<file path="flow/run.sh">
#!/bin/bash
# the make line also repeats each setting of config.mk as NAME=value (left out here)
make -C /OpenROAD-flow-scripts/flow DESIGN_CONFIG=/design/flow/config.mk WORK_HOME=/design/flow/orfs CLKGATE_MAP_FILE= finish
</file>
<file path="flow/config.mk">
export PLATFORM = sky130hd
export DESIGN_NAME = alu16bit
export DESIGN_NICKNAME = alu16bit
export VERILOG_FILES = /design/flow/design.v
export SDC_FILE = /design/flow/constraint.sdc
export NUM_CORES = 4
export LEC_CHECK = 0
export CAP_MARGIN = 20
export CORE_MARGIN = 2
export CORE_UTILIZATION = 40
export SLEW_MARGIN = 20
</file>
<file path="flow/constraint.sdc">
create_clock -name core_clock -period 9.31 [get_ports {clk}]
set_input_delay 1.8620 -clock core_clock [delete_from_list [all_inputs] [get_ports {clk}]]
set_output_delay 1.8620 -clock core_clock [all_outputs]
set_load 0.01 [all_outputs]
</file>
<file path="flow/design.v">
module alu16bit (
  input clk,                 
  input reset,               
  input [2:0] operation,     
  input [15:0] operand_A,
  input [15:0] operand_B,
  output reg [31:0] result, 
  output reg carry_flag,
  output reg zero_flag
);
parameter [2:0] ADD  = 3'b000,
                SUB  = 3'b001,
                MUL  = 3'b010,
                AND  = 3'b011,
                OR   = 3'b100,
                NAND = 3'b101,
                NOR  = 3'b110,
                XOR  = 3'b111;
reg [31:0] alu_result;  
reg alu_carry;
reg alu_zero;
always @(*) begin
  alu_result = 32'b0;
  alu_carry  = 1'b0;
  alu_zero   = 1'b0;
  case (operation)
    ADD: begin
      {alu_carry, alu_result} = {1'b0, operand_A} + {1'b0, operand_B};
      alu_zero = (alu_result[15:0] == 16'b0);
    end
    SUB: begin
      {alu_carry, alu_result} = {1'b0, operand_A} - {1'b0, operand_B};
      alu_zero = (alu_result[15:0] == 16'b0);
    end
    MUL: begin
      alu_result = operand_A * operand_B;   
      alu_zero = (alu_result == 32'b0);
    end
    AND: begin
      alu_result = {16'b0, (operand_A & operand_B)};
      alu_zero = (alu_result[15:0] == 16'b0);
    end
    OR: begin
      alu_result = {16'b0, (operand_A | operand_B)};
      alu_zero = (alu_result[15:0] == 16'b0);
    end
    NAND: begin
      alu_result = {16'b0, ~(operand_A & operand_B)};
      alu_zero = (alu_result[15:0] == 16'b0);
    end
    NOR: begin
      alu_result = {16'b0, ~(operand_A | operand_B)};
      alu_zero = (alu_result[15:0] == 16'b0);
    end
    XOR: begin
      alu_result = {16'b0, (operand_A ^ operand_B)};
      alu_zero = (alu_result[15:0] == 16'b0);
    end
    default: begin
      alu_result = 32'b0;
      alu_carry  = 1'b0;
      alu_zero   = 1'b1;
    end
  endcase
end
always @(posedge clk) begin
  if (reset) begin
    result     <= 32'b0;
    carry_flag <= 1'b0;
    zero_flag  <= 1'b0;
  end else begin
    result     <= alu_result;
    carry_flag <= alu_carry;
    zero_flag  <= alu_zero;
  end
end
endmodule
</file>
==> impl_metrics.toml, run 1 <==
# synthesis and place-and-route metrics
[setup_path]
timing.critical_path.buf_inv = 6
cp_num_cells = 23
worstSetupEndpoint = "zero_flag$_SDFF_PP0_"
critical-path-max-stage-delay_ns = 0.86
worst-setup-path-type = "in -> reg"
crit_path_max_fo = 10
cp_cell_sequence = "clkdlybuf4s50_1 -> ha_1 -> fa_1 -> inv_1 -> fa_1 -> fa_1 -> inv_1 -> fa_1 -> fa_1 -> inv_1 -> fa_1 -> inv_1 -> ha_1 -> and2_1 -> nand2_1 -> nor4bb_1 -> nor4_1 -> nor3b_1 -> buf_4 -> o2111ai_1 -> nor4_1 -> nand4_1 -> o21ai_1"
critPathMostFrequentCell = "sky130_fd_sc_hd__fa_1"
end_kind = "flip-flop"
crit_slowest_cell = "sky130_fd_sc_hd__clkdlybuf4s50_1"
critical-path-top-delay-family = "adder cells"
worst_ep_arrival_time_ns = 8.97
crit_required_ns = 9.52
crit_path_start_kind = "primary input"
startpoint_of_the_most_critical_setup_path = "operand_A[6]"

[placement]
placement.cell_area_um2 = 13800
finalWeightedCongestion = 0.967
detailed_place_hpwl_mm = 38.0
placement.io_buffers = 70

[synthesis]
ys_seq_elements = 34
synth_top_cell_by_count = "sky130_fd_sc_hd__inv_1"
topCellsByArea = "sky130_fd_sc_hd__fa_1 31%, sky130_fd_sc_hd__ha_1 15%, sky130_fd_sc_hd__inv_1 8.4%"
ys_sh_adder_pct = 46.2
netlist.area_leader.share_pct = 31.1
summed_instance_area_of_the_synthesized_netlist_um2 = 12600
ys_types = 79
yosysTopAreaCell = "sky130_fd_sc_hd__fa_1"
post_synth_mux_area_share_pct = 0.903
total_cell_area_reported_by_yosys_after_synthesis_um2 = 12600
edf_count = 0
synth_area_per_cell_um2 = 7.87
and_or_nand_nor_area_share_pct = 18.5
post_synth_xor_area_fraction_pct = 3.68
netlist_logic_family_top = "adder cells"
post_synth_ao_oa_area_fraction_pct = 13.8
floorplan.nets = 1987
ys_async_sr_fraction_pct = 0
post_synthesis_cells = 1602
yosys_most_used_dff = "sky130_fd_sc_hd__dfxtp_1"
synth.yosys.num_cells = 1602
synth.cells.most_frequent = "282 x sky130_fd_sc_hd__inv_1, 196 x sky130_fd_sc_hd__fa_1, 194 x sky130_fd_sc_hd__nand2_1"
yosysWarnings = 1
ys_seq_share_pct = 5.40

[sta]
hold_ws_ns = 2.54
period_minus_slack_ns = 8.76
tightestPinTransition_ns = 0.912
final.setup.tns_ns = 0
setup_viol = 0
timing.fmax_mhz = 114
hold_violations = 0
grt_setup_unrepaired = "no"
period_used_pct = 94.1
slew_headroom_pct = 39.0
final_max_slew_viol_count = 0

[grt]
global_route_wire_length_before_repair_mm = 71.9
track_usage_pct = 28.6
initial_antenna_violation_count = 0
via_count_of_the_first_global_routing_pass = 12300
overflow = 0
grt_max_degree = 37

[route]
drc = 0
diodes = 0
route.final.wire_length_mm = 45.6
route.detailed.wl_per_inst_um = 22.3
dr.first_iter.drc_count = 1162
detailedRoute.firstPassIterationCount = 8
viasPerCell = 5.69
vias = 11600
final_antenna_net_count = 0

[die]
row_count = 64
die_height_um = 181
chipWidth_um = 181
pin_count = 71
core_um2 = 30800
effective_utilization_at_floorplan_pct = 40.9
chip_area_um2 = 32900

[hold_path]
hold_start = "operation[2]"
worstHoldPathCells = 4
worst_hold_path.endpoint = "result[2]$_SDFF_PP0_"
hold_path.class = "in -> reg"

[outcome]
run_status = "complete, no violations"

[layout]
final_design_area_no_fill_um2 = 14000
flow.area_growth_from_synthesis_pct = 10.9
finish.net_count = 2033

[cts]
post_cts_resize_count = 0
cts-root-buf = "sky130_fd_sc_hd__clkbuf_16"
postCtsHoldBufs = 0
clock_tree_from_tritoncts = "done"
clock_sinks = 34
cts_setup_buffers = 0
numCtsBuffers = 5
htree_num_levels = 2
max-clock-path-buffers = 2
clk_pin_slew_worst_paths_ns = 0.06

[job]
drv_cap = 0
log.warning_count = 58
[cell type report]
class	count	area [um2]
Sequential cell	34	681
Timing Repair Buffer	115	1040
Fill cell	3137	16900
Clock buffer	5	125
Clock inverter	3	68.8
Multi-Input combinational cell	1199	10500
Tap cell	396	495
Inverter	293	1100
[per-layer routing]
metal	share of wire [%]	vias up	GRT usage (%)
li1	-	5252	-
met1	41	5742	37.3
met2	48	540	48.8
met3	7.3	93	4.21
met4	3.7	0	9.50
met5	0	-	0
[stage by stage]
step / setup slack (ns) / cells / utilization [%]
6_report: 0.548 / 2045 / 45.3
5_1_grt: 0.262 / 2045 / 45.3
3_3_place_gp: 0.440 / 2037 / 44.7
3_5_place_dp: 0.396 / 2037 / 44.7
4_1_cts: 0.656 / 2045 / 45.3
2_1_floorplan: 1.61 / 1602 / -
==> run 2: changes to the inputs <==
Settings changed: ABC_AREA set to 0, CORE_MARGIN 2 to 5, CTS_CLUSTER_DIAMETER set to 76, CTS_CLUSTER_SIZE set to 11, MIN_ROUTING_LAYER set to met1, SETUP_SLACK_MARGIN set to 0.06, TNS_END_PERCENT set to 40.
Clock period 9.31 ns to 11.8 ns, I/O delays scaled along.
==> impl_metrics.toml, run 2 <==
# synthesis and place-and-route metrics
[grt]
grt_max_degree = 40
initial_antenna_violation_count = 0
overflow = 0
track_usage_pct = 25.8
global_route_wire_length_before_repair_mm = 70.8
via_count_of_the_first_global_routing_pass = 11900

[sta]
setup_viol = 0
hold_violations = 0
timing.fmax_mhz = 101
grt_setup_unrepaired = "no"
period_minus_slack_ns = 9.90
tightestPinTransition_ns = 1.05
period_used_pct = 83.9
slew_headroom_pct = 29.5
final.setup.tns_ns = 0
final_max_slew_viol_count = 0

[die]
die_height_um = 187
effective_utilization_at_floorplan_pct = 40.2
chipWidth_um = 187
core_um2 = 31300
chip_area_um2 = 35200
pin_count = 71
row_count = 65

[cts]
max-clock-path-buffers = 2
cts-root-buf = "sky130_fd_sc_hd__clkbuf_16"
htree_num_levels = 2
clock_sinks = 34
cts_setup_buffers = 0
numCtsBuffers = 5
clk_pin_slew_worst_paths_ns = 0.06
postCtsHoldBufs = 0
post_cts_resize_count = 0
clock_tree_from_tritoncts = "done"

[synthesis]
ys_seq_share_pct = 5.40
total_cell_area_reported_by_yosys_after_synthesis_um2 = 12600
edf_count = 0
post_synthesis_cells = 1602
synth.cells.most_frequent = "282 x sky130_fd_sc_hd__inv_1, 196 x sky130_fd_sc_hd__fa_1, 194 x sky130_fd_sc_hd__nand2_1"
yosys_most_used_dff = "sky130_fd_sc_hd__dfxtp_1"
floorplan.nets = 1987
ys_sh_adder_pct = 46.2
and_or_nand_nor_area_share_pct = 18.5
topCellsByArea = "sky130_fd_sc_hd__fa_1 31%, sky130_fd_sc_hd__ha_1 15%, sky130_fd_sc_hd__inv_1 8.4%"
post_synth_mux_area_share_pct = 0.903
ys_async_sr_fraction_pct = 0
ys_types = 79
synth_area_per_cell_um2 = 7.87
yosysTopAreaCell = "sky130_fd_sc_hd__fa_1"
summed_instance_area_of_the_synthesized_netlist_um2 = 12600
netlist_logic_family_top = "adder cells"
synth.yosys.num_cells = 1602
synth_top_cell_by_count = "sky130_fd_sc_hd__inv_1"
yosysWarnings = 1
post_synth_xor_area_fraction_pct = 3.68
post_synth_ao_oa_area_fraction_pct = 13.8
netlist.area_leader.share_pct = 31.1
ys_seq_elements = 34

[job]
log.warning_count = 58
drv_cap = 0

[route]
detailedRoute.firstPassIterationCount = 5
diodes = 0
route.detailed.wl_per_inst_um = 22.6
route.final.wire_length_mm = 45.5
viasPerCell = 5.77
dr.first_iter.drc_count = 1031
drc = 0
final_antenna_net_count = 0
vias = 11600

[placement]
finalWeightedCongestion = 0.992
detailed_place_hpwl_mm = 36.7
placement.io_buffers = 70
post-place-cells = 2010

[setup_path]
cp_num_cells = 25
critical-path-max-stage-delay_ns = 0.97
worst_ep_arrival_time_ns = 10.12
crit_path_start_kind = "primary input"
crit_slowest_cell = "sky130_fd_sc_hd__clkdlybuf4s50_1"
worstSetupEndpoint = "zero_flag$_SDFF_PP0_"
critical-path-top-delay-family = "adder cells"
worst-setup-path-type = "in -> reg"
end_kind = "flip-flop"
crit_path_max_fo = 14
crit_required_ns = 12.02
startpoint_of_the_most_critical_setup_path = "operand_B[7]"
timing.critical_path.buf_inv = 7

[hold_path]
hold_start = "operation[2]"
worst_hold_path.endpoint = "result[2]$_SDFF_PP0_"
worstHoldPathCells = 4
hold_path.class = "in -> reg"

[layout]
flow.area_growth_from_synthesis_pct = 8.82
finish.net_count = 2000
final_cells = 2018

[outcome]
run_status = "complete, no violations"
run 2: stage by stage:
stage / setup WS [ns] / hold slack [ns] / cell area, um2 / util [%]
4_1_cts: 1.96 / 3.03 / 13700 / 43.8
3_5_place_dp: 1.71 / 3.10 / 13500 / 43.3
6_report: 1.90 / 3.05 / 13700 / 43.8
3_3_place_gp: 1.78 / 3.10 / 13500 / 43.3
2_1_floorplan: 3.60 / 2.64 / 12600 / -
5_1_grt: 1.48 / 3.05 / 13700 / 43.8
run 2: routing by layer:
metal / GRT usage, % / part of all wire, % / vias to the layer above
met1: 35.5 / 43 / 5806
met2: 42.1 / 46 / 548
met4: 7.82 / 3.8 / 0
met3: 3.85 / 7.7 / 103
met5: 0 / 0 / -
li1: - / - / 5186
run 2: cell type report:
cell class              instances  area, um2
fillers                      3195      17600
multi-input cells            1199      10500
inverters                     293       1100
repair buffers                 82        791
flip-flops and latches         34        681
well taps                     402        503
clock buffers                   5        125
clock inverters                 3       45.0
==> run 3: changes to the inputs <==
Settings changed: CELL_PAD_IN_SITES_GLOBAL_PLACEMENT set to 3, CORE_MARGIN 5 to 10, CORE_UTILIZATION 40 to 49, CTS_CLUSTER_DIAMETER 76 to 343, CTS_CLUSTER_SIZE 11 to not set, GPL_ROUTABILITY_DRIVEN set to 0, GPL_TIMING_DRIVEN set to 0, HOLD_SLACK_MARGIN set to 0.11, MAX_ROUTING_LAYER set to met4, MIN_ROUTING_LAYER met1 to not set, SETUP_SLACK_MARGIN 0.06 to not set, SLEW_MARGIN 20 to 0, TNS_END_PERCENT 40 to 95.
Clock period 11.8 ns to 8.93 ns, I/O delays scaled along.
==> impl_metrics.toml, run 3 <==
# flow metrics
[die]
chip_area_um2 = 32500
chipWidth_um = 180
core_um2 = 25300
effective_utilization_at_floorplan_pct = 49.9
row_count = 58
die_height_um = 180

[synthesis]
synth.yosys.num_cells = 1602
post_synthesis_cells = 1602
synth_area_per_cell_um2 = 7.87
yosysTopAreaCell = "sky130_fd_sc_hd__fa_1"
ys_sh_adder_pct = 46.2
netlist.area_leader.share_pct = 31.1
edf_count = 0
ys_types = 79
floorplan.nets = 1987
synth_top_cell_by_count = "sky130_fd_sc_hd__inv_1"
ys_seq_share_pct = 5.40
yosys_most_used_dff = "sky130_fd_sc_hd__dfxtp_1"
and_or_nand_nor_area_share_pct = 18.5
synth.cells.most_frequent = "282 x sky130_fd_sc_hd__inv_1, 196 x sky130_fd_sc_hd__fa_1, 194 x sky130_fd_sc_hd__nand2_1"
yosysWarnings = 1
post_synth_xor_area_fraction_pct = 3.68
topCellsByArea = "sky130_fd_sc_hd__fa_1 31%, sky130_fd_sc_hd__ha_1 15%, sky130_fd_sc_hd__inv_1 8.4%"
ys_seq_elements = 34
post_synth_mux_area_share_pct = 0.903
ys_async_sr_fraction_pct = 0
summed_instance_area_of_the_synthesized_netlist_um2 = 12600
total_cell_area_reported_by_yosys_after_synthesis_um2 = 12600
netlist_logic_family_top = "adder cells"
post_synth_ao_oa_area_fraction_pct = 13.8

[outcome]
run_status = "stopped before the end"
error_line = "[ERROR GPL-0301] Utilization 106.225 % exceeds 100%."
stop_stage = "3_1_place_gp_skip_io"
==> run 4: changes to the inputs <==
Settings changed: ABC_AREA 0 to not set, CELL_PAD_IN_SITES_GLOBAL_PLACEMENT 3 to not set, CORE_MARGIN 10 to 2, CORE_UTILIZATION 49 to 64, CTS_CLUSTER_DIAMETER 343 to not set, GPL_ROUTABILITY_DRIVEN 0 to not set, GPL_TIMING_DRIVEN 0 to not set, HOLD_SLACK_MARGIN 0.11 to not set, MAX_ROUTING_LAYER met4 to not set, SETUP_SLACK_MARGIN set to 0.94, SLEW_MARGIN 0 to 20, TNS_END_PERCENT 95 to not set.
Clock period 8.93 ns to 4.85 ns, I/O delays scaled along.
==> impl_metrics.toml, run 4 <==
# flow metrics
[die]
core_um2 = 19400
effective_utilization_at_floorplan_pct = 65.0
chip_area_um2 = 20800
chipWidth_um = 144
pin_count = 71
row_count = 51
die_height_um = 144

[synthesis]
ys_seq_share_pct = 5.40
topCellsByArea = "sky130_fd_sc_hd__fa_1 31%, sky130_fd_sc_hd__ha_1 15%, sky130_fd_sc_hd__inv_1 8.4%"
synth.cells.most_frequent = "282 x sky130_fd_sc_hd__inv_1, 196 x sky130_fd_sc_hd__fa_1, 194 x sky130_fd_sc_hd__nand2_1"
ys_sh_adder_pct = 46.2
post_synth_ao_oa_area_fraction_pct = 13.8
yosys_most_used_dff = "sky130_fd_sc_hd__dfxtp_1"
summed_instance_area_of_the_synthesized_netlist_um2 = 12600
synth.yosys.num_cells = 1602
ys_types = 79
and_or_nand_nor_area_share_pct = 18.5
post_synthesis_cells = 1602
total_cell_area_reported_by_yosys_after_synthesis_um2 = 12600
synth_top_cell_by_count = "sky130_fd_sc_hd__inv_1"
ys_seq_elements = 34
netlist_logic_family_top = "adder cells"
ys_async_sr_fraction_pct = 0
synth_area_per_cell_um2 = 7.87
floorplan.nets = 1987
edf_count = 0
post_synth_mux_area_share_pct = 0.903
yosysWarnings = 1
post_synth_xor_area_fraction_pct = 3.68
netlist.area_leader.share_pct = 31.1
yosysTopAreaCell = "sky130_fd_sc_hd__fa_1"

[placement]
placement.io_buffers = 70
placement.cell_area_um2 = 16300
detailed_place_hpwl_mm = 40.4
finalWeightedCongestion = 1.07

[cts]
numCtsBuffers = 5
max-clock-path-buffers = 2
cts-root-buf = "sky130_fd_sc_hd__clkbuf_16"
postCtsHoldBufs = 0
htree_num_levels = 2
clock_sinks = 34

[outcome]
run_status = "stopped before the end"
stop_stage = "5_1_grt"
error_line = "[ERROR GRT-0116] Global routing finished with congestion. Check the congestion regions in the DRC Viewer."

[grt]
overflow = 174
track_usage_pct = 77.5
==> run 4: what timing repair did <==
item / 4_1_cts
resized: 344
hold endpoints to repair: 0
buffers inserted: 75
setup endpoints to repair: 31
cloned: 5
pin swaps: 117
==> run 4: layer usage <==
| layer | global-route usage [%] | GRT overflow |
|---|---|---|
| met1 | 75.2 | 3 |
| met2 | 95.9 | 102 |
| met3 | 61.8 | 1 |
| met5 | 20.6 | 0 |
| met4 | 81.0 | 68 |
==> run 4: per-stage QoR <==
step / setup WS (ns) / instances / setup TNS (ns)
2_1_floorplan: -1.53 / 1602 / -24.72
4_1_cts: -1.96 / 2267 / -37.53
3_5_place_dp: -2.66 / 2179 / -60.26
3_3_place_gp: -2.51 / 2179 / -56.22
==> run 5: changes to the inputs <==
Settings changed: ABC_AREA set to 0, CAP_MARGIN 20 to 0, CELL_PAD_IN_SITES_DETAIL_PLACEMENT set to 2, CORE_MARGIN 2 to 5, CORE_UTILIZATION 64 to 60, CTS_CLUSTER_DIAMETER set to 102, CTS_CLUSTER_SIZE set to 12, GPL_ROUTABILITY_DRIVEN set to 1, HOLD_SLACK_MARGIN set to 0.13, MAX_ROUTING_LAYER set to met4, MIN_ROUTING_LAYER set to met1, PLACE_DENSITY_LB_ADDON set to 0.1, SETUP_SLACK_MARGIN 0.94 to 0.85, TNS_END_PERCENT set to 40.
Clock period 4.85 ns to 12.4 ns, I/O delays scaled along.
==> impl_metrics.toml, run 5 <==
# flow metrics
[synthesis]
ys_types = 79
netlist_logic_family_top = "adder cells"
synth_area_per_cell_um2 = 7.87
ys_async_sr_fraction_pct = 0
yosysTopAreaCell = "sky130_fd_sc_hd__fa_1"
ys_seq_elements = 34
post_synth_mux_area_share_pct = 0.903
total_cell_area_reported_by_yosys_after_synthesis_um2 = 12600
synth.yosys.num_cells = 1602
ys_seq_share_pct = 5.40
topCellsByArea = "sky130_fd_sc_hd__fa_1 31%, sky130_fd_sc_hd__ha_1 15%, sky130_fd_sc_hd__inv_1 8.4%"
post_synthesis_cells = 1602
synth.cells.most_frequent = "282 x sky130_fd_sc_hd__inv_1, 196 x sky130_fd_sc_hd__fa_1, 194 x sky130_fd_sc_hd__nand2_1"
yosys_most_used_dff = "sky130_fd_sc_hd__dfxtp_1"
floorplan.nets = 1987
post_synth_ao_oa_area_fraction_pct = 13.8
and_or_nand_nor_area_share_pct = 18.5
edf_count = 0
post_synth_xor_area_fraction_pct = 3.68
ys_sh_adder_pct = 46.2
synth_top_cell_by_count = "sky130_fd_sc_hd__inv_1"
summed_instance_area_of_the_synthesized_netlist_um2 = 12600
netlist.area_leader.share_pct = 31.1
yosysWarnings = 1

[die]
effective_utilization_at_floorplan_pct = 60.5
row_count = 53
core_um2 = 20800
chip_area_um2 = 24000
chipWidth_um = 155
die_height_um = 155
pin_count = 71

[placement]
placement.io_buffers = 70
finalWeightedCongestion = 1.05

[outcome]
error_line = "[ERROR DPL-0033] detailed placement checks failed during check placement."
run_status = "stopped before the end"
stop_stage = "3_5_place_dp"
-- run 5: stage by stage --
step,hold slack [ns],instance area [um2],setup WS [ns],instances
3_3_place_gp,3.22,13400,2.40,1882
2_1_floorplan,2.76,12600,4.08,1602
==> run 6: changes to the inputs <==
Settings changed: ABC_AREA 0 to not set, CAP_MARGIN 0 to 20, CELL_PAD_IN_SITES_DETAIL_PLACEMENT 2 to not set, CELL_PAD_IN_SITES_GLOBAL_PLACEMENT set to 3, CORE_MARGIN 5 to 3, CORE_UTILIZATION 60 to 40, CTS_CLUSTER_DIAMETER 102 to 107, CTS_CLUSTER_SIZE 12 to not set, GPL_ROUTABILITY_DRIVEN 1 to 0, GPL_TIMING_DRIVEN set to 0, HOLD_SLACK_MARGIN 0.13 to not set, MAX_ROUTING_LAYER met4 to not set, MIN_ROUTING_LAYER met1 to not set, PLACE_DENSITY_LB_ADDON 0.1 to 0.14, SETUP_SLACK_MARGIN 0.85 to -0.55, SLEW_MARGIN 20 to 5, TNS_END_PERCENT 40 to 60.
Clock period 12.4 ns to 7.2 ns, I/O delays scaled along.
==> impl_metrics.toml, run 6 <==
# synthesis and place-and-route metrics
[route]
vias = 11500
final_antenna_net_count = 0
viasPerCell = 5.53
route.final.wire_length_mm = 46.3
dr.first_iter.drc_count = 832
drc = 0
diodes = 0
detailedRoute.firstPassIterationCount = 5
route.detailed.wl_per_inst_um = 22.2

[setup_path]
worst_ep_arrival_time_ns = 7.82
crit_path_max_fo = 11
startpoint_of_the_most_critical_setup_path = "operand_B[13]"
worstSetupEndpoint = "zero_flag$_SDFF_PP0_"
critical-path-max-stage-delay_ns = 0.58
crit_path_start_kind = "primary input"
critPathMostFrequentCell = "sky130_fd_sc_hd__fa_1"
end_kind = "flip-flop"
crit_required_ns = 7.44
cp_num_cells = 21
cp_cell_sequence = "clkdlybuf4s15_1 -> inv_2 -> nor2_1 -> fa_1 -> fa_1 -> fa_1 -> fa_1 -> fa_1 -> ha_1 -> ha_1 -> buf_4 -> a21oi_2 -> nor2_1 -> nor2_2 -> nor2_1 -> or4_1 -> nor4_4 -> nand3_2 -> nor4_4 -> nand4_1 -> o21ai_1"
worst-setup-path-type = "in -> reg"
critical-path-top-delay-family = "adder cells"
timing.critical_path.buf_inv = 3
crit_slowest_cell = "sky130_fd_sc_hd__or4_1"

[placement]
placement.io_buffers = 68
post-place-cells = 2066
detailed_place_hpwl_mm = 38.8
pre_cts_ws_ns = -2.68
placement.cell_area_um2 = 13800

[layout]
final_cells = 2087
post-route-util_pct = 47.0
finish.net_count = 2076
final_design_area_no_fill_um2 = 14500
flow.area_growth_from_synthesis_pct = 15.0

[sta]
hold_ws_ns = 1.78
final_max_slew_viol_count = 0
grt_setup_unrepaired = "yes"
period_minus_slack_ns = 7.58
setup_viol = 13
tightestPinTransition_ns = 1.07
period_used_pct = 105
timing.fmax_mhz = 132
slew_headroom_pct = 28.6
final.setup.tns_ns = -2.86
hold_violations = 0
setup_ws_ns = -0.383

[cts]
numCtsBuffers = 5
cts-root-buf = "sky130_fd_sc_hd__clkbuf_16"
max-clock-path-buffers = 2
clock_sinks = 34
clk_pin_slew_worst_paths_ns = 0.06
htree_num_levels = 2
clock_tree_from_tritoncts = "done"

[synthesis]
floorplan.nets = 1987
yosys_most_used_dff = "sky130_fd_sc_hd__dfxtp_1"
synth.cells.most_frequent = "282 x sky130_fd_sc_hd__inv_1, 196 x sky130_fd_sc_hd__fa_1, 194 x sky130_fd_sc_hd__nand2_1"
ys_types = 79
and_or_nand_nor_area_share_pct = 18.5
post_synth_mux_area_share_pct = 0.903
topCellsByArea = "sky130_fd_sc_hd__fa_1 31%, sky130_fd_sc_hd__ha_1 15%, sky130_fd_sc_hd__inv_1 8.4%"
netlist_logic_family_top = "adder cells"
ys_seq_share_pct = 5.40
ys_async_sr_fraction_pct = 0
post_synth_xor_area_fraction_pct = 3.68
post_synth_ao_oa_area_fraction_pct = 13.8
ys_sh_adder_pct = 46.2
yosysTopAreaCell = "sky130_fd_sc_hd__fa_1"
ys_seq_elements = 34
post_synthesis_cells = 1602
synth.yosys.num_cells = 1602
netlist.area_leader.share_pct = 31.1
yosysWarnings = 1
edf_count = 0
synth_area_per_cell_um2 = 7.87
synth_top_cell_by_count = "sky130_fd_sc_hd__inv_1"
total_cell_area_reported_by_yosys_after_synthesis_um2 = 12600
summed_instance_area_of_the_synthesized_netlist_um2 = 12600

[die]
effective_utilization_at_floorplan_pct = 40.9
die_height_um = 183
chipWidth_um = 183
row_count = 64
chip_area_um2 = 33700
pin_count = 71
core_um2 = 30800

[grt]
track_usage_pct = 28.2
initial_antenna_violation_count = 0
global_route_wire_length_before_repair_mm = 72.1
overflow = 0
via_count_of_the_first_global_routing_pass = 12000
grt_max_degree = 14

[hold_path]
hold_path.class = "in -> reg"
worstHoldPathCells = 3
worst_hold_path.endpoint = "result[0]$_SDFF_PP0_"
hold_start = "operation[2]"

[outcome]
layout.failed_checks = "negative setup slack"
run_status = "finished with violations"

[job]
drv_cap = 0
log.warning_count = 59
[run 6: per-layer routing]
metal  vias up  wire length (um)  GRT usage, %
met2       367             21300          45.7
met1      5746             20700          38.4
met5         -                 0             0
li1       5348                 -             -
met3        88              2460          4.59
met4         0              1870          10.2
[run 6: timing repair]
item,4_1_cts,5_1_grt
setup endpoints to repair,22,5
pin swaps,5,6
setup buffers,24,6
hold buffers,0,0
gates resized,159,77
[run 6: layout make-up]
type / count / area, um2
buffer: 60 / 455
clock buffer: 7 / 133
timing repair buffer: 98 / 827
fill: 3228 / 16300
multi-input combinational: 1199 / 10800
tap: 396 / 495
sequential: 34 / 681
inverter: 293 / 1140
==> run 7: changes to the inputs <==
Settings changed: ABC_AREA set to 0, CAP_MARGIN 20 to 30, CELL_PAD_IN_SITES_DETAIL_PLACEMENT set to 0, CELL_PAD_IN_SITES_GLOBAL_PLACEMENT 3 to not set, CORE_MARGIN 3 to 2, CORE_UTILIZATION 40 to 58, CTS_CLUSTER_DIAMETER 107 to not set, GPL_ROUTABILITY_DRIVEN 0 to 1, GPL_TIMING_DRIVEN 0 to not set, HOLD_SLACK_MARGIN set to 0.2, MAX_ROUTING_LAYER set to met5, MIN_ROUTING_LAYER set to met1, PLACE_DENSITY_LB_ADDON 0.14 to 0.06, SETUP_SLACK_MARGIN -0.55 to not set, SLEW_MARGIN 5 to 25, TNS_END_PERCENT 60 to not set.
Clock period 7.2 ns to 6.78 ns, I/O delays scaled along.
==> impl_metrics.toml, run 7 <==
# synthesis and place-and-route metrics
[outcome]
run_status = "finished with violations"
layout.failed_checks = "negative setup slack"

[job]
drv_cap = 0
log.warning_count = 61

[setup_path]
critical-path-top-delay-family = "adder cells"
crit_path_start_kind = "primary input"
worstSetupEndpoint = "zero_flag$_SDFF_PP0_"
end_kind = "flip-flop"
crit_path_max_fo = 5
cp_num_cells = 29
worst-setup-path-type = "in -> reg"
critical-path-max-stage-delay_ns = 0.60
startpoint_of_the_most_critical_setup_path = "operand_B[6]"
timing.critical_path.buf_inv = 11
crit_required_ns = 7.00
crit_slowest_cell = "sky130_fd_sc_hd__fa_1"
critPathMostFrequentCell = "sky130_fd_sc_hd__fa_1"
worst_ep_arrival_time_ns = 7.57

[grt]
overflow = 0
via_count_of_the_first_global_routing_pass = 14300
global_route_wire_length_before_repair_mm = 78.5
initial_antenna_violation_count = 1
grt_max_degree = 39
track_usage_pct = 45.6

[die]
die_height_um = 151
core_um2 = 21200
effective_utilization_at_floorplan_pct = 59.6
row_count = 53
chipWidth_um = 151
chip_area_um2 = 22900
pin_count = 71

[sta]
grt_setup_unrepaired = "yes"
setup_ws_ns = -0.568
final_max_slew_viol_count = 0
slew_headroom_pct = 41.8
timing.fmax_mhz = 136
hold_violations = 0
tightestPinTransition_ns = 0.870
setup_viol = 18
period_used_pct = 108
period_minus_slack_ns = 7.35

[cts]
clock_sinks = 34
numCtsBuffers = 5
htree_num_levels = 2
clk_pin_slew_worst_paths_ns = 0.06
clock_tree_from_tritoncts = "done"
max-clock-path-buffers = 2
cts-root-buf = "sky130_fd_sc_hd__clkbuf_16"

[layout]
flow.area_growth_from_synthesis_pct = 40.1
final_cells = 2257
filler_cell_count = 1140
finish.net_count = 2366
final_design_area_no_fill_um2 = 17700

[synthesis]
total_cell_area_reported_by_yosys_after_synthesis_um2 = 12600
ys_types = 79
post_synth_mux_area_share_pct = 0.903
ys_sh_adder_pct = 46.2
ys_seq_share_pct = 5.40
synth_area_per_cell_um2 = 7.87
post_synth_ao_oa_area_fraction_pct = 13.8
topCellsByArea = "sky130_fd_sc_hd__fa_1 31%, sky130_fd_sc_hd__ha_1 15%, sky130_fd_sc_hd__inv_1 8.4%"
yosysTopAreaCell = "sky130_fd_sc_hd__fa_1"
summed_instance_area_of_the_synthesized_netlist_um2 = 12600
edf_count = 0
post_synth_xor_area_fraction_pct = 3.68
netlist_logic_family_top = "adder cells"
yosys_most_used_dff = "sky130_fd_sc_hd__dfxtp_1"
post_synthesis_cells = 1602
synth.yosys.num_cells = 1602
netlist.area_leader.share_pct = 31.1
floorplan.nets = 1987
synth.cells.most_frequent = "282 x sky130_fd_sc_hd__inv_1, 196 x sky130_fd_sc_hd__fa_1, 194 x sky130_fd_sc_hd__nand2_1"
yosysWarnings = 1
ys_seq_elements = 34
synth_top_cell_by_count = "sky130_fd_sc_hd__inv_1"
ys_async_sr_fraction_pct = 0
and_or_nand_nor_area_share_pct = 18.5

[route]
detailedRoute.firstPassIterationCount = 7
dr.first_iter.drc_count = 1715
viasPerCell = 6.41
route.final.wire_length_mm = 56.9
drc = 0
vias = 14500
route.detailed.wl_per_inst_um = 25.2
final_antenna_net_count = 0
diodes = 0

[placement]
post-place-cells = 2149
placement.io_buffers = 70
detailed_place_hpwl_mm = 38.8
placement.cell_area_um2 = 15600
finalWeightedCongestion = 1.03

[hold_path]
hold_start = "operand_A[1]"
worstHoldPathCells = 5
worst_hold_path.endpoint = "result[1]$_SDFF_PP0_"
hold_path.class = "in -> reg"
==> run 7: per-layer routing <==
metal	GRT usage, %	wire [um]	up-vias	part of all wire (%)
li1	-	-	5939	-
met4	26.7	5340	2	9.4
met1	55.7	19200	6802	34
met3	11.3	6880	456	12
met5	0	14	-	0.025
met2	73.4	25400	1262	45
==> run 7: area by class of cell <==
type | instances | area [um2] | area share, %
repair buffers | 448 | 3840 | 21.7
clock inverters | 1 | 5.00 | 0.0283
clock buffers | 7 | 143 | 0.808
well taps | 275 | 344 | 1.95
multi-input cells | 1199 | 11500 | 65.0
inverters | 293 | 1170 | 6.61
flip-flops and latches | 34 | 681 | 3.85
==> run 7: repair_timing <==
action                                  in CTS  in global routing
endpoints found under the setup margin      23                 21
cloned                                       0                  0
gates resized                              293                167
buffers inserted                            68                 43
pin swaps                                  130                116
hold buffers                                 0                  0
==> run 7: stage by stage <==
stage | hold slack (ns) | setup slack (ns) | util [%] | TNS, ns
floorplan | 1.64 | -0.00830 | - | -0.00830
global route | 1.87 | -0.711 | 83.5 | -6.84
global placement | 2.09 | -1.16 | 73.6 | -16.56
detailed placement | 2.10 | -1.23 | 73.6 | -17.34
finish | 1.83 | -0.568 | 83.5 | -4.27
CTS | 1.89 | -0.308 | 79.6 | -1.11
==> run 8: changes to the inputs <==
Settings changed: CELL_PAD_IN_SITES_DETAIL_PLACEMENT 0 to 2, CORE_MARGIN 2 to 3, CORE_UTILIZATION 58 to 60, CTS_CLUSTER_DIAMETER set to 250, CTS_CLUSTER_SIZE set to 86, HOLD_SLACK_MARGIN 0.2 to not set, SETUP_SLACK_MARGIN set to 0.85, TNS_END_PERCENT set to 40.
Clock period 6.78 ns to 12.4 ns, I/O delays scaled along.
==> impl_metrics.toml, run 8 <==
# flow metrics
[synthesis]
summed_instance_area_of_the_synthesized_netlist_um2 = 12600
ys_types = 79
yosysWarnings = 1
edf_count = 0
and_or_nand_nor_area_share_pct = 18.5
total_cell_area_reported_by_yosys_after_synthesis_um2 = 12600
synth.cells.most_frequent = "282 x sky130_fd_sc_hd__inv_1, 196 x sky130_fd_sc_hd__fa_1, 194 x sky130_fd_sc_hd__nand2_1"
synth.yosys.num_cells = 1602
ys_seq_elements = 34
post_synth_ao_oa_area_fraction_pct = 13.8
synth_area_per_cell_um2 = 7.87
ys_sh_adder_pct = 46.2
post_synthesis_cells = 1602
synth_top_cell_by_count = "sky130_fd_sc_hd__inv_1"
yosys_most_used_dff = "sky130_fd_sc_hd__dfxtp_1"
yosysTopAreaCell = "sky130_fd_sc_hd__fa_1"
netlist_logic_family_top = "adder cells"
post_synth_mux_area_share_pct = 0.903
netlist.area_leader.share_pct = 31.1
ys_seq_share_pct = 5.40
post_synth_xor_area_fraction_pct = 3.68
topCellsByArea = "sky130_fd_sc_hd__fa_1 31%, sky130_fd_sc_hd__ha_1 15%, sky130_fd_sc_hd__inv_1 8.4%"
ys_async_sr_fraction_pct = 0
floorplan.nets = 1987

[die]
die_height_um = 151
effective_utilization_at_floorplan_pct = 61.7
row_count = 52
chipWidth_um = 151
pin_count = 71
core_um2 = 20400
chip_area_um2 = 22800

[outcome]
error_line = "Error: detail_place.tcl, 38 bad optional access"
stop_stage = "3_5_place_dp"
run_status = "stopped before the end"

[placement]
placement.io_buffers = 70
finalWeightedCongestion = 1.06
==> run 8: stage by stage <==
step,cell area [um2]
after floorplan,12600
after global placement,13400
==> run 9: changes to the inputs <==
Settings changed: ABC_AREA 0 to not set, CAP_MARGIN 30 to 5, CELL_PAD_IN_SITES_DETAIL_PLACEMENT 2 to not set, CORE_MARGIN 3 to 2, CORE_UTILIZATION 60 to 72, CTS_CLUSTER_DIAMETER 250 to 224, CTS_CLUSTER_SIZE 86 to 48, GPL_ROUTABILITY_DRIVEN 1 to not set, MAX_ROUTING_LAYER met5 to not set, MIN_ROUTING_LAYER met1 to not set, PLACE_DENSITY_LB_ADDON 0.06 to not set, SETUP_SLACK_MARGIN 0.85 to not set, SLEW_MARGIN 25 to 20, TNS_END_PERCENT 40 to not set.
Clock period 12.4 ns to 6.21 ns, I/O delays scaled along.
==> impl_metrics.toml, run 9 <==
# flow metrics
[synthesis]
synth_top_cell_by_count = "sky130_fd_sc_hd__inv_1"
floorplan.nets = 1987
ys_types = 79
edf_count = 0
ys_sh_adder_pct = 46.2
yosys_most_used_dff = "sky130_fd_sc_hd__dfxtp_1"
topCellsByArea = "sky130_fd_sc_hd__fa_1 31%, sky130_fd_sc_hd__ha_1 15%, sky130_fd_sc_hd__inv_1 8.4%"
yosysTopAreaCell = "sky130_fd_sc_hd__fa_1"
yosysWarnings = 1
synth.cells.most_frequent = "282 x sky130_fd_sc_hd__inv_1, 196 x sky130_fd_sc_hd__fa_1, 194 x sky130_fd_sc_hd__nand2_1"
ys_seq_elements = 34
post_synth_xor_area_fraction_pct = 3.68
total_cell_area_reported_by_yosys_after_synthesis_um2 = 12600
post_synth_mux_area_share_pct = 0.903
summed_instance_area_of_the_synthesized_netlist_um2 = 12600
post_synth_ao_oa_area_fraction_pct = 13.8
post_synthesis_cells = 1602
ys_async_sr_fraction_pct = 0
synth.yosys.num_cells = 1602
netlist.area_leader.share_pct = 31.1
netlist_logic_family_top = "adder cells"
and_or_nand_nor_area_share_pct = 18.5
ys_seq_share_pct = 5.40
synth_area_per_cell_um2 = 7.87

[die]
die_height_um = 136
effective_utilization_at_floorplan_pct = 73.4
chipWidth_um = 136
row_count = 48
core_um2 = 17200
chip_area_um2 = 18600
pin_count = 71

[placement]
pre_cts_ws_ns = -1.81
placement.cell_area_um2 = 15500
detailed_place_hpwl_mm = 40.4
finalWeightedCongestion = 1.13
placement.io_buffers = 70

[outcome]
stop_stage = "4_1_cts"
run_status = "stopped before the end"
error_line = "[ERROR DPL-0033] detailed placement checks failed during check placement."
==> run 9: metrics by stage <==
| step | cells | util [%] |
|---|---|---|
| after floorplan | 1602 | - |
| after global placement | 2094 | 90.5 |
| after detailed placement | 2094 | 90.5 |
==> run 10: changes to the inputs <==
Settings changed: ABC_AREA set to 1, CAP_MARGIN 5 to 20, CORE_UTILIZATION 72 to 62, CTS_CLUSTER_DIAMETER 224 to not set, CTS_CLUSTER_SIZE 48 to 95, PLACE_DENSITY set to 0.38.
Clock period 6.21 ns to 3.67 ns, I/O delays scaled along.
==> impl_metrics.toml, run 10 <==
# flow metrics
[outcome]
run_status = "stopped before the end"
stop_stage = "5_1_grt"
error_line = "[ERROR GRT-0116] Global routing finished with congestion. Check the congestion regions in the DRC Viewer."

[die]
core_um2 = 21900
effective_utilization_at_floorplan_pct = 63.3
chipWidth_um = 153
pin_count = 71
row_count = 54
chip_area_um2 = 23600
die_height_um = 153

[synthesis]
synth.cells.most_frequent = "602 x sky130_fd_sc_hd__nand2_1, 542 x sky130_fd_sc_hd__inv_1, 196 x sky130_fd_sc_hd__fa_1"
yosys_most_used_dff = "sky130_fd_sc_hd__dfxtp_1"
synth.yosys.num_cells = 2098
edf_count = 0
floorplan.nets = 2483
netlist.area_leader.share_pct = 28.3
netlist_logic_family_top = "adder cells"
topCellsByArea = "sky130_fd_sc_hd__fa_1 28%, sky130_fd_sc_hd__nand2_1 16%, sky130_fd_sc_hd__inv_1 15%"
ys_sh_adder_pct = 42.1
post_synth_ao_oa_area_fraction_pct = 7.02
post_synth_mux_area_share_pct = 0
ys_async_sr_fraction_pct = 0
synth_area_per_cell_um2 = 6.60
summed_instance_area_of_the_synthesized_netlist_um2 = 13800
post_synth_xor_area_fraction_pct = 1.20
post_synthesis_cells = 2098
total_cell_area_reported_by_yosys_after_synthesis_um2 = 13800
synth_top_cell_by_count = "sky130_fd_sc_hd__nand2_1"
ys_types = 47
yosysWarnings = 1
ys_seq_elements = 34
and_or_nand_nor_area_share_pct = 27.1
yosysTopAreaCell = "sky130_fd_sc_hd__fa_1"
ys_seq_share_pct = 4.91

[grt]
track_usage_pct = 72.6
overflow = 107

[placement]
detailed_place_hpwl_mm = 45.4
placement.io_buffers = 70
pre_cts_ws_ns = -2.99
finalWeightedCongestion = 1.05

[cts]
clock_sinks = 34
cts-root-buf = "sky130_fd_sc_hd__clkbuf_16"
max-clock-path-buffers = 2
htree_num_levels = 2
postCtsHoldBufs = 0
numCtsBuffers = 5
[run 10: per-layer routing]
| layer | overflow | global-route usage, % |
|---|---|---|
| met1 | 1 | 75.8 |
| met3 | 0 | 57.8 |
| met4 | 54 | 66.9 |
| met5 | 0 | 18.6 |
| met2 | 52 | 88.3 |
[run 10: metrics by stage]
step | std cells | area (um2) | setup TNS [ns] | hold WS (ns)
2_1_floorplan | 2098 | 14700 | -41.22 | 0.813
3_3_place_gp | 2623 | 17000 | -70.51 | 1.47
3_5_place_dp | 2623 | 17000 | -74.71 | 1.47
4_1_cts | 2698 | 18800 | -51.50 | 1.23
[run 10: timing repair]
item / 4_1_cts
endpoints found under the hold margin: 0
gates resized: 456
gates cloned: 3
endpoints found under the setup margin: 30
pin swaps: 205
setup buffers: 71
==> run 11: changes to the inputs <==
Settings changed: ABC_AREA 1 to not set, CAP_MARGIN 20 to 0, CELL_PAD_IN_SITES_DETAIL_PLACEMENT set to 0, CELL_PAD_IN_SITES_GLOBAL_PLACEMENT set to 3, CORE_MARGIN 2 to 8, CORE_UTILIZATION 62 to 72, CTS_CLUSTER_SIZE 95 to 63, HOLD_SLACK_MARGIN set to 0.14, MIN_ROUTING_LAYER set to met1, PLACE_DENSITY 0.38 to not set, PLACE_DENSITY_LB_ADDON set to 0.29, SETUP_SLACK_MARGIN set to 1.36.
Clock period 3.67 ns to 5.44 ns, I/O delays scaled along.
==> impl_metrics.toml, run 11 <==
# flow metrics
[synthesis]
ys_types = 79
synth.cells.most_frequent = "282 x sky130_fd_sc_hd__inv_1, 196 x sky130_fd_sc_hd__fa_1, 194 x sky130_fd_sc_hd__nand2_1"
synth.yosys.num_cells = 1602
post_synth_ao_oa_area_fraction_pct = 13.8
topCellsByArea = "sky130_fd_sc_hd__fa_1 31%, sky130_fd_sc_hd__ha_1 15%, sky130_fd_sc_hd__inv_1 8.4%"
ys_seq_elements = 34
post_synth_mux_area_share_pct = 0.903
yosysTopAreaCell = "sky130_fd_sc_hd__fa_1"
total_cell_area_reported_by_yosys_after_synthesis_um2 = 12600
post_synth_xor_area_fraction_pct = 3.68
and_or_nand_nor_area_share_pct = 18.5
summed_instance_area_of_the_synthesized_netlist_um2 = 12600
netlist.area_leader.share_pct = 31.1
ys_seq_share_pct = 5.40
synth_area_per_cell_um2 = 7.87
ys_async_sr_fraction_pct = 0
netlist_logic_family_top = "adder cells"
edf_count = 0
floorplan.nets = 1987
yosys_most_used_dff = "sky130_fd_sc_hd__dfxtp_1"
synth_top_cell_by_count = "sky130_fd_sc_hd__inv_1"
ys_sh_adder_pct = 46.2
post_synthesis_cells = 1602
yosysWarnings = 1

[die]
core_um2 = 17200
effective_utilization_at_floorplan_pct = 73.1
die_height_um = 148
row_count = 48
chipWidth_um = 148
chip_area_um2 = 22000

[outcome]
error_line = "[ERROR FLW-0024] Place density exceeds 1.0 (current PLACE_DENSITY_LB_ADDON =  0.29). Please check if the value of  PLACE_DENSITY_LB_ADDON is between 0 and 0.99."
run_status = "stopped before the end"
stop_stage = "3_1_place_gp_skip_io"
==> run 12: changes to the inputs <==
Settings changed: CELL_PAD_IN_SITES_DETAIL_PLACEMENT 0 to not set, CELL_PAD_IN_SITES_GLOBAL_PLACEMENT 3 to not set, CORE_MARGIN 8 to 2, CTS_CLUSTER_DIAMETER set to 234, CTS_CLUSTER_SIZE 63 to 51, HOLD_SLACK_MARGIN 0.14 to not set, MIN_ROUTING_LAYER met1 to not set, PLACE_DENSITY_LB_ADDON 0.29 to 0.0, SETUP_SLACK_MARGIN 1.36 to 1.53, TNS_END_PERCENT set to 5.
Clock period 5.44 ns to 5.43 ns, I/O delays scaled along.
==> impl_metrics.toml, run 12 <==
# flow metrics
[synthesis]
netlist_logic_family_top = "adder cells"
and_or_nand_nor_area_share_pct = 18.5
synth.yosys.num_cells = 1602
post_synth_ao_oa_area_fraction_pct = 13.8
post_synth_xor_area_fraction_pct = 3.68
synth_area_per_cell_um2 = 7.87
ys_async_sr_fraction_pct = 0
summed_instance_area_of_the_synthesized_netlist_um2 = 12600
post_synthesis_cells = 1602
netlist.area_leader.share_pct = 31.1
ys_seq_elements = 34
synth.cells.most_frequent = "282 x sky130_fd_sc_hd__inv_1, 196 x sky130_fd_sc_hd__fa_1, 194 x sky130_fd_sc_hd__nand2_1"
post_synth_mux_area_share_pct = 0.903
yosysWarnings = 1
ys_seq_share_pct = 5.40
topCellsByArea = "sky130_fd_sc_hd__fa_1 31%, sky130_fd_sc_hd__ha_1 15%, sky130_fd_sc_hd__inv_1 8.4%"
floorplan.nets = 1987
synth_top_cell_by_count = "sky130_fd_sc_hd__inv_1"
yosys_most_used_dff = "sky130_fd_sc_hd__dfxtp_1"
total_cell_area_reported_by_yosys_after_synthesis_um2 = 12600
ys_types = 79
yosysTopAreaCell = "sky130_fd_sc_hd__fa_1"
ys_sh_adder_pct = 46.2
edf_count = 0

[die]
effective_utilization_at_floorplan_pct = 73.4
die_height_um = 136
chipWidth_um = 136
row_count = 48
pin_count = 71
core_um2 = 17200
chip_area_um2 = 18600

[outcome]
error_line = "[ERROR DPL-0033] detailed placement checks failed during check placement."
run_status = "stopped before the end"
stop_stage = "4_1_cts"

[placement]
placement.io_buffers = 70
detailed_place_hpwl_mm = 42.4
finalWeightedCongestion = 1.14
post-place-cells = 2119
[run 12: metrics by stage]
stage	setup WS [ns]	hold slack, ns	utilization [%]	area (um2)
3_5_place_dp	-2.56	1.82	91.2	15700
3_3_place_gp	-2.18	1.82	91.2	15700
2_1_floorplan	-1.09	1.37	-	12800
==> run 13: changes to the inputs <==
Settings changed: ABC_AREA set to 0, CAP_MARGIN 0 to 30, CELL_PAD_IN_SITES_DETAIL_PLACEMENT set to 0, CORE_UTILIZATION 72 to 71, CTS_CLUSTER_DIAMETER 234 to not set, CTS_CLUSTER_SIZE 51 to 25, GPL_ROUTABILITY_DRIVEN set to 1, HOLD_SLACK_MARGIN set to 0.2, MAX_ROUTING_LAYER set to met5, MIN_ROUTING_LAYER set to met1, PLACE_DENSITY_LB_ADDON 0.0 to 0.06, SETUP_SLACK_MARGIN 1.53 to not set, SLEW_MARGIN 20 to 25, TNS_END_PERCENT 5 to not set.
Clock period 5.43 ns to 7.86 ns, I/O delays scaled along.
==> impl_metrics.toml, run 13 <==
# flow metrics
[synthesis]
total_cell_area_reported_by_yosys_after_synthesis_um2 = 12600
post_synth_mux_area_share_pct = 0.903
post_synthesis_cells = 1602
topCellsByArea = "sky130_fd_sc_hd__fa_1 31%, sky130_fd_sc_hd__ha_1 15%, sky130_fd_sc_hd__inv_1 8.4%"
synth_top_cell_by_count = "sky130_fd_sc_hd__inv_1"
synth.cells.most_frequent = "282 x sky130_fd_sc_hd__inv_1, 196 x sky130_fd_sc_hd__fa_1, 194 x sky130_fd_sc_hd__nand2_1"
netlist_logic_family_top = "adder cells"
synth_area_per_cell_um2 = 7.87
synth.yosys.num_cells = 1602
summed_instance_area_of_the_synthesized_netlist_um2 = 12600
post_synth_xor_area_fraction_pct = 3.68
ys_types = 79
yosysTopAreaCell = "sky130_fd_sc_hd__fa_1"
and_or_nand_nor_area_share_pct = 18.5
edf_count = 0
netlist.area_leader.share_pct = 31.1
ys_seq_share_pct = 5.40
yosys_most_used_dff = "sky130_fd_sc_hd__dfxtp_1"
floorplan.nets = 1987
post_synth_ao_oa_area_fraction_pct = 13.8
yosysWarnings = 1
ys_async_sr_fraction_pct = 0
ys_seq_elements = 34
ys_sh_adder_pct = 46.2

[cts]
postCtsHoldBufs = 0
htree_num_levels = 2
clock_sinks = 34
cts-root-buf = "sky130_fd_sc_hd__clkbuf_16"
numCtsBuffers = 5
max-clock-path-buffers = 2

[outcome]
run_status = "stopped before the end"
error_line = "[ERROR GRT-0116] Global routing finished with congestion. Check the congestion regions in the DRC Viewer."
stop_stage = "5_1_grt"

[grt]
overflow = 42
track_usage_pct = 70.0

[die]
chipWidth_um = 137
die_height_um = 137
pin_count = 71
core_um2 = 17300
chip_area_um2 = 18800
effective_utilization_at_floorplan_pct = 72.9
row_count = 48

[placement]
finalWeightedCongestion = 1.08
pre_cts_ws_ns = -0.672
post-place-cells = 2025
detailed_place_hpwl_mm = 41.1
placement.io_buffers = 70
placement.cell_area_um2 = 14800
## run 13: per-layer routing
metal | track usage, % | overflow
met3 | 51.3 | 0
met1 | 71.1 | 0
met2 | 89.4 | 18
met4 | 69.5 | 24
met5 | 6.11 | 0
## run 13: what timing repair did
item / 4_1_cts
setup buffers: 9
resized: 40
endpoints found under the setup margin: 5
gates cloned: 0
pin swaps: 18
==> run 14: changes to the inputs <==
Settings changed: ABC_AREA 0 to 1, CAP_MARGIN 30 to 20, CELL_PAD_IN_SITES_DETAIL_PLACEMENT 0 to not set, CORE_UTILIZATION 71 to 68, CTS_CLUSTER_DIAMETER set to 392, CTS_CLUSTER_SIZE 25 to 98, GPL_ROUTABILITY_DRIVEN 1 to not set, HOLD_SLACK_MARGIN 0.2 to not set, MAX_ROUTING_LAYER met5 to not set, MIN_ROUTING_LAYER met1 to not set, PLACE_DENSITY_LB_ADDON 0.06 to not set, SLEW_MARGIN 25 to 20, TNS_END_PERCENT set to 10.
Clock period 7.86 ns to 3.97 ns, I/O delays scaled along.
==> impl_metrics.toml, run 14 <==
# flow metrics
[synthesis]
post_synth_xor_area_fraction_pct = 1.20
post_synth_mux_area_share_pct = 0
ys_sh_adder_pct = 42.1
edf_count = 0
synth_top_cell_by_count = "sky130_fd_sc_hd__nand2_1"
topCellsByArea = "sky130_fd_sc_hd__fa_1 28%, sky130_fd_sc_hd__nand2_1 16%, sky130_fd_sc_hd__inv_1 15%"
post_synth_ao_oa_area_fraction_pct = 7.02
netlist.area_leader.share_pct = 28.3
netlist_logic_family_top = "adder cells"
post_synthesis_cells = 2098
synth.cells.most_frequent = "602 x sky130_fd_sc_hd__nand2_1, 542 x sky130_fd_sc_hd__inv_1, 196 x sky130_fd_sc_hd__fa_1"
and_or_nand_nor_area_share_pct = 27.1
total_cell_area_reported_by_yosys_after_synthesis_um2 = 13800
yosys_most_used_dff = "sky130_fd_sc_hd__dfxtp_1"
ys_seq_share_pct = 4.91
ys_seq_elements = 34
synth_area_per_cell_um2 = 6.60
synth.yosys.num_cells = 2098
summed_instance_area_of_the_synthesized_netlist_um2 = 13800
ys_async_sr_fraction_pct = 0
yosysTopAreaCell = "sky130_fd_sc_hd__fa_1"
ys_types = 47
floorplan.nets = 2483
yosysWarnings = 1

[placement]
post-place-cells = 2562
finalWeightedCongestion = 1.11
placement.io_buffers = 70
detailed_place_hpwl_mm = 44.0
pre_cts_ws_ns = -2.76

[grt]
track_usage_pct = 80.9
overflow = 223

[outcome]
run_status = "stopped before the end"
stop_stage = "5_1_grt"
error_line = "[ERROR GRT-0116] Global routing finished with congestion. Check the congestion regions in the DRC Viewer."

[die]
die_height_um = 147
pin_count = 71
chip_area_um2 = 21500
chipWidth_um = 147
row_count = 52
effective_utilization_at_floorplan_pct = 68.9
core_um2 = 20100

[cts]
numCtsBuffers = 5
cts-root-buf = "sky130_fd_sc_hd__clkbuf_16"
htree_num_levels = 2
max-clock-path-buffers = 2
clock_sinks = 34
[run 14: per-stage QoR]
| step | hold WS (ns) | area, um2 | util, % |
|---|---|---|---|
| detailed placement | 1.53 | 16500 | 82.1 |
| global placement | 1.53 | 16500 | 82.1 |
| floorplan | 0.873 | 14400 | - |
| CTS | 1.36 | 18000 | 89.4 |
[run 14: metal layers]
metal | GRT overflow | global-route usage (%)
met5 | 0 | 35.9
met2 | 137 | 96.2
met1 | 2 | 81.4
met4 | 81 | 76.0
met3 | 3 | 69.2
[run 14: repair_timing]
action,4_1_cts
setup buffers,43
gates cloned,12
setup endpoints to repair,29
pin swaps,124
gates resized,356
hold buffers,0
==> run 15: changes to the inputs <==
Settings changed: ABC_AREA 1 to not set, CORE_UTILIZATION 68 to 66, CTS_CLUSTER_DIAMETER 392 to 359, CTS_CLUSTER_SIZE 98 to not set, HOLD_SLACK_MARGIN set to -0.09, TNS_END_PERCENT 10 to 5.
Clock period 3.97 ns to 7.2 ns, I/O delays scaled along.
==> impl_metrics.toml, run 15 <==
# flow metrics
[cts]
htree_num_levels = 2
cts-root-buf = "sky130_fd_sc_hd__clkbuf_16"
max-clock-path-buffers = 2
numCtsBuffers = 5
clock_sinks = 34

[synthesis]
netlist_logic_family_top = "adder cells"
post_synth_mux_area_share_pct = 0.903
ys_sh_adder_pct = 46.2
ys_seq_elements = 34
summed_instance_area_of_the_synthesized_netlist_um2 = 12600
synth_top_cell_by_count = "sky130_fd_sc_hd__inv_1"
edf_count = 0
post_synth_xor_area_fraction_pct = 3.68
floorplan.nets = 1987
post_synthesis_cells = 1602
synth.cells.most_frequent = "282 x sky130_fd_sc_hd__inv_1, 196 x sky130_fd_sc_hd__fa_1, 194 x sky130_fd_sc_hd__nand2_1"
yosysWarnings = 1
ys_types = 79
netlist.area_leader.share_pct = 31.1
post_synth_ao_oa_area_fraction_pct = 13.8
yosysTopAreaCell = "sky130_fd_sc_hd__fa_1"
synth.yosys.num_cells = 1602
ys_seq_share_pct = 5.40
topCellsByArea = "sky130_fd_sc_hd__fa_1 31%, sky130_fd_sc_hd__ha_1 15%, sky130_fd_sc_hd__inv_1 8.4%"
synth_area_per_cell_um2 = 7.87
yosys_most_used_dff = "sky130_fd_sc_hd__dfxtp_1"
and_or_nand_nor_area_share_pct = 18.5
ys_async_sr_fraction_pct = 0
total_cell_area_reported_by_yosys_after_synthesis_um2 = 12600

[die]
row_count = 50
pin_count = 71
chip_area_um2 = 20200
effective_utilization_at_floorplan_pct = 67.4
chipWidth_um = 142
core_um2 = 18700
die_height_um = 142

[placement]
post-place-cells = 2079
detailed_place_hpwl_mm = 40.6
placement.io_buffers = 70
finalWeightedCongestion = 1.08

[grt]
overflow = 477
track_usage_pct = 87.8

[outcome]
error_line = "[ERROR GRT-0232] Routing congestion too high. Check the congestion heatmap in the GUI."
stop_stage = "5_1_grt"
run_status = "stopped before the end"
## run 15: layer usage
layer,global-route usage (%),overflow
met5,38.1,0
met4,94.4,148
met3,76.2,19
met2,104,299
met1,83.3,11
## run 15: repair_timing
item | in CTS
setup buffers | 12
setup endpoints to repair | 20
hold buffers | 0
pin swaps | 56
resized | 120
endpoints found under the hold margin | 0
## run 15: stage by stage
| step | area [um2] | TNS, ns | worst slack (ns) |
|---|---|---|---|
| after CTS | 15900 | -0.840 | -0.258 |
| after global placement | 15200 | -8.46 | -0.766 |
| after floorplan | 12600 | -0.0174 | -0.0174 |
| after detailed placement | 15200 | -11.97 | -1.17 |
==> run 16: changes to the inputs <==
Settings changed: CORE_UTILIZATION 66 to 68, CTS_CLUSTER_DIAMETER 359 to not set, CTS_CLUSTER_SIZE set to 27, HOLD_SLACK_MARGIN -0.09 to not set, SETUP_SLACK_MARGIN set to 1.47, TNS_END_PERCENT 5 to not set.
Clock period 7.2 ns to 8.23 ns, I/O delays scaled along.
==> impl_metrics.toml, run 16 <==
# flow metrics
[synthesis]
synth.yosys.num_cells = 1602
synth_area_per_cell_um2 = 7.87
ys_sh_adder_pct = 46.2
post_synth_mux_area_share_pct = 0.903
yosysTopAreaCell = "sky130_fd_sc_hd__fa_1"
ys_seq_share_pct = 5.40
floorplan.nets = 1987
summed_instance_area_of_the_synthesized_netlist_um2 = 12600
netlist_logic_family_top = "adder cells"
and_or_nand_nor_area_share_pct = 18.5
total_cell_area_reported_by_yosys_after_synthesis_um2 = 12600
synth_top_cell_by_count = "sky130_fd_sc_hd__inv_1"
post_synthesis_cells = 1602
post_synth_xor_area_fraction_pct = 3.68
synth.cells.most_frequent = "282 x sky130_fd_sc_hd__inv_1, 196 x sky130_fd_sc_hd__fa_1, 194 x sky130_fd_sc_hd__nand2_1"
yosys_most_used_dff = "sky130_fd_sc_hd__dfxtp_1"
ys_types = 79
edf_count = 0
topCellsByArea = "sky130_fd_sc_hd__fa_1 31%, sky130_fd_sc_hd__ha_1 15%, sky130_fd_sc_hd__inv_1 8.4%"
yosysWarnings = 1
netlist.area_leader.share_pct = 31.1
ys_seq_elements = 34
ys_async_sr_fraction_pct = 0
post_synth_ao_oa_area_fraction_pct = 13.8

[grt]
overflow = 458
track_usage_pct = 87.0

[die]
chipWidth_um = 140
effective_utilization_at_floorplan_pct = 69.7
die_height_um = 140
row_count = 49
core_um2 = 18100
pin_count = 71
chip_area_um2 = 19600

[placement]
pre_cts_ws_ns = 0.0894
detailed_place_hpwl_mm = 36.4
finalWeightedCongestion = 1.07
placement.io_buffers = 70

[cts]
htree_num_levels = 2
cts-root-buf = "sky130_fd_sc_hd__clkbuf_16"
max-clock-path-buffers = 2
clock_sinks = 34
numCtsBuffers = 5

[outcome]
error_line = "[ERROR GRT-0232] Routing congestion too high. Check the congestion heatmap in the GUI."
run_status = "stopped before the end"
stop_stage = "5_1_grt"
## run 16: stage by stage
step	utilization, %	cells	cell area [um2]
after floorplan	-	1602	12900
after global placement	79.8	1950	14400
after detailed placement	79.8	1950	14400
after CTS	87.7	2048	15900
## run 16: what timing repair did
action / CTS
setup buffers: 85
gates resized: 328
pin swaps: 102
hold buffers: 0
gates cloned: 5
endpoints found under the setup margin: 24
## run 16: metal layers
| metal | overflow | global-route usage (%) |
|---|---|---|
| met1 | 7 | 84.2 |
| met2 | 302 | 103 |
| met3 | 10 | 74.6 |
| met4 | 139 | 91.5 |
| met5 | 0 | 32.1 |
==> run 17: changes to the inputs <==
Settings changed: CORE_UTILIZATION 68 to 71, CTS_CLUSTER_SIZE 27 to 51, PLACE_DENSITY_LB_ADDON set to 0.0, SETUP_SLACK_MARGIN 1.47 to 1.28.
Clock period 8.23 ns to 4.45 ns, I/O delays scaled along.
==> impl_metrics.toml, run 17 <==
# flow metrics
[synthesis]
netlist.area_leader.share_pct = 31.1
post_synth_mux_area_share_pct = 0.903
summed_instance_area_of_the_synthesized_netlist_um2 = 12600
synth.yosys.num_cells = 1602
ys_sh_adder_pct = 46.2
ys_types = 79
ys_seq_share_pct = 5.40
yosysWarnings = 1
netlist_logic_family_top = "adder cells"
yosys_most_used_dff = "sky130_fd_sc_hd__dfxtp_1"
ys_seq_elements = 34
post_synth_ao_oa_area_fraction_pct = 13.8
post_synthesis_cells = 1602
topCellsByArea = "sky130_fd_sc_hd__fa_1 31%, sky130_fd_sc_hd__ha_1 15%, sky130_fd_sc_hd__inv_1 8.4%"
ys_async_sr_fraction_pct = 0
floorplan.nets = 1987
yosysTopAreaCell = "sky130_fd_sc_hd__fa_1"
and_or_nand_nor_area_share_pct = 18.5
synth_area_per_cell_um2 = 7.87
edf_count = 0
post_synth_xor_area_fraction_pct = 3.68
synth.cells.most_frequent = "282 x sky130_fd_sc_hd__inv_1, 196 x sky130_fd_sc_hd__fa_1, 194 x sky130_fd_sc_hd__nand2_1"
total_cell_area_reported_by_yosys_after_synthesis_um2 = 12600
synth_top_cell_by_count = "sky130_fd_sc_hd__inv_1"

[outcome]
stop_stage = "4_1_cts"
run_status = "stopped before the end"
error_line = "[ERROR DPL-0038] Utilization greater than 100%, impossible to legalize"

[placement]
placement.io_buffers = 70
post-place-cells = 2164
placement.cell_area_um2 = 16400
detailed_place_hpwl_mm = 46.6
finalWeightedCongestion = 1.16

[die]
core_um2 = 17300
chip_area_um2 = 18800
die_height_um = 137
pin_count = 71
row_count = 48
effective_utilization_at_floorplan_pct = 72.9
chipWidth_um = 137
[run 17: metrics by stage]
stage	util, %	hold slack [ns]	setup TNS [ns]	setup WS, ns
detailed placement	94.8	1.63	-73.42	-3.23
global placement	94.8	1.63	-65.81	-2.88
floorplan	-	1.17	-32.76	-1.85
